## garnet
## cpu_system
module cpu_system(
    input          clk,
    input          reset,
    output         imem_read,
    output [5:0]   imem_addr,
    input  [127:0] imem_rdata,
    input          imem_busywait,
    output         dmem_read,
    output         dmem_write,
    output [5:0]   dmem_addr,
    output [31:0]  dmem_wdata,
    input  [31:0]  dmem_rdata,
    input          dmem_busywait,
    output         ret_valid,
    output [31:0]  ret_pc,
    output         ret_rf_we,
    output [2:0]   ret_rf_waddr,
    output [7:0]   ret_rf_wdata
);
Settings: LEC_CHECK=0, CAP_MARGIN=20, CELL_PAD_IN_SITES_DETAIL_PLACEMENT=1, CORE_MARGIN=2, CORE_UTILIZATION=72, GPL_TIMING_DRIVEN=0, SLEW_MARGIN=20, TNS_END_PERCENT=75; clock period 9.0 ns.
run.sh (not shown) runs the stock make flow with config.mk's settings and CLKGATE_MAP_FILE=.
garnet: it failed with a tool error in detailed placement (3_5_place_dp), so there are no final results.
Inputs modified between garnet and nickel:
diff --git a/flow/config.mk b/flow/config.mk
--- a/flow/config.mk
+++ b/flow/config.mk
@@ -9 +8,0 @@
-export CELL_PAD_IN_SITES_DETAIL_PLACEMENT = 1
@@ -11,2 +10,2 @@
-export CORE_UTILIZATION = 72
-export GPL_TIMING_DRIVEN = 0
+export CORE_UTILIZATION = 70
+export CTS_CLUSTER_SIZE = 14
@@ -14 +12,0 @@
-export TNS_END_PERCENT = 75
==> flow/constraint.sdc <==
create_clock -name core_clock -period 3.25 [get_ports {clk}]
set_input_delay 0.6500 -clock core_clock [delete_from_list [all_inputs] [get_ports {clk}]]
set_output_delay 0.6500 -clock core_clock [all_outputs]
set_load 0.01 [all_outputs]
### Flow results
The flow ended early for nickel: it failed with a tool error in global routing (5_1_grt).
FAIL garnet @ detailed placement (3_5_place_dp): tool exited with error
Area after synthesis: garnet vs nickel identical
Compared to garnet, nickel has weighted congestion reported at the end of routability-driven placement about 0.8% lower.
[compare] base=garnet new=nickel: core utilization at floorplan went down, horizontal die size went up.
On area inside the core boundary, garnet beats nickel.
Looking at total number of placement rows across garnet and nickel, the one that comes out lower is garnet.
Overall die height (lower): garnet
Compared with garnet, in nickel total die size increased by about 2.8% relative to the old numbers, cell count in the Yosys report shows no meaningful change.
Inputs modified between nickel and ember:
diff --git a/flow/config.mk b/flow/config.mk
--- a/flow/config.mk
+++ b/flow/config.mk
@@ -10,2 +10 @@
-export CORE_UTILIZATION = 70
-export CTS_CLUSTER_SIZE = 14
+export CORE_UTILIZATION = 61
==> flow/constraint.sdc <==
create_clock -name core_clock -period 5.4 [get_ports {clk}]
set_input_delay 1.0800 -clock core_clock [delete_from_list [all_inputs] [get_ports {clk}]]
set_output_delay 1.0800 -clock core_clock [all_outputs]
set_load 0.01 [all_outputs]
==> comparison <==
- [flow] ember | stages: complete | final checks: fail | reason: negative setup slack
- nickel never completed, since it errored out during global routing (5_1_grt).
- Share of the core filled by cells before placement (ember over nickel): decrease, 9.0 points
- Higher total half-perimeter wirelength after legalization and detailed placement was reported by nickel, not ember.
- Looking at nickel and ember, the number of distinct library cells after synthesis is a wash.
The following lists how zinc was set up differently from ember:
diff --git a/flow/config.mk b/flow/config.mk
--- a/flow/config.mk
+++ b/flow/config.mk
@@ -8,0 +9,2 @@
+export CELL_PAD_IN_SITES_GLOBAL_PLACEMENT = 1
+export CORE_ASPECT_RATIO = 1.58
@@ -10,0 +13,6 @@
+export CTS_CLUSTER_SIZE = 34
+export GPL_ROUTABILITY_DRIVEN = 0
+export HOLD_SLACK_MARGIN = 0.29
+export MIN_ROUTING_LAYER = met1
+export PLACE_DENSITY_LB_ADDON = 0.01
+export SETUP_SLACK_MARGIN = 1.57
Results
zinc -> stages 100% | layout checks FAIL | negative setup slack
ember and zinc ended up with nearly the same final cell utilization of the core.
Worst setup slack, ember and zinc, lower one = zinc.
Post-route minimum period for zinc is higher than for ember.
Changes observed in zinc relative to ember: cell resize tally after clock tree synthesis down 9.2%; starting utilization of the core area flat; number of clock buffers inserted by TritonCTS down 13; die area flat; total length of routed met3 wires down 1900 um.
The cell count number comes out lower for ember vs zinc.
| combinational gate area | zinc vs ember | 140 um2 lower |
Modified inputs, pepper compared to zinc
==> flow/config.mk <==
export PLATFORM = sky130hd
export DESIGN_NAME = cpu_system
export DESIGN_NICKNAME = cpu_system
export VERILOG_FILES = /design/flow/design.v
export SDC_FILE = /design/flow/constraint.sdc
export NUM_CORES = 4
export LEC_CHECK = 0
export CAP_MARGIN = 20
export CORE_MARGIN = 2
export CORE_UTILIZATION = 66
export SLEW_MARGIN = 20
==> flow/constraint.sdc <==
create_clock -name core_clock -period 4.8 [get_ports {clk}]
set_input_delay 0.9600 -clock core_clock [delete_from_list [all_inputs] [get_ports {clk}]]
set_output_delay 0.9600 -clock core_clock [all_outputs]
set_load 0.01 [all_outputs]
### Flow results
Of pepper and zinc, pepper shows the higher final total power, with zinc below it. A endpoint of the worst setup timing path of ret_rf_wdata[0] is what zinc shows, while ret_rf_we belongs to pepper. The final report for pepper shows a completed flow and a layout that fails verification, specifically negative setup slack. Between zinc and pepper, the relative area of non-clock buffer cells in the final design figures differ only marginally. Compared with zinc, in pepper final-layout worst hold slack increased 0.045 ns; final instance area now larger. In pepper the sequential share of layout area turned out 0.21 points lower than in zinc. pepper against zinc: cell count decreased by 53 relative to the old numbers, cell area reported after detailed placement level, number of vias after detailed routing +5,645. Clock network fraction of design power in pepper vs zinc: up 1.1 points.
Here is what was changed in the inputs of amber compared with pepper.
diff --git a/flow/config.mk b/flow/config.mk
--- a/flow/config.mk
+++ b/flow/config.mk
@@ -10 +10 @@
-export CORE_UTILIZATION = 66
+export CORE_UTILIZATION = 60
==> flow/constraint.sdc <==
create_clock -name core_clock -period 5.4 [get_ports {clk}]
set_input_delay 1.0800 -clock core_clock [delete_from_list [all_inputs] [get_ports {clk}]]
set_output_delay 1.0800 -clock core_clock [all_outputs]
set_load 0.01 [all_outputs]
### Flow results
- | amber | all stages done | FAIL | negative setup slack |
- Between pepper and amber, number of cells on the critical path increased.
- [compare] base=pepper new=amber: area of all placed cells without fillers shows an increase of about 0.7%; diode insertion count for antenna repair shows a reduction of 11; switching share of power shows a reduction of 1.5 points.
- Measured against each other, pepper and amber differ in final setup slack of the worst path, the higher figure coming from amber.
Power and IR drop assume default switching activity.
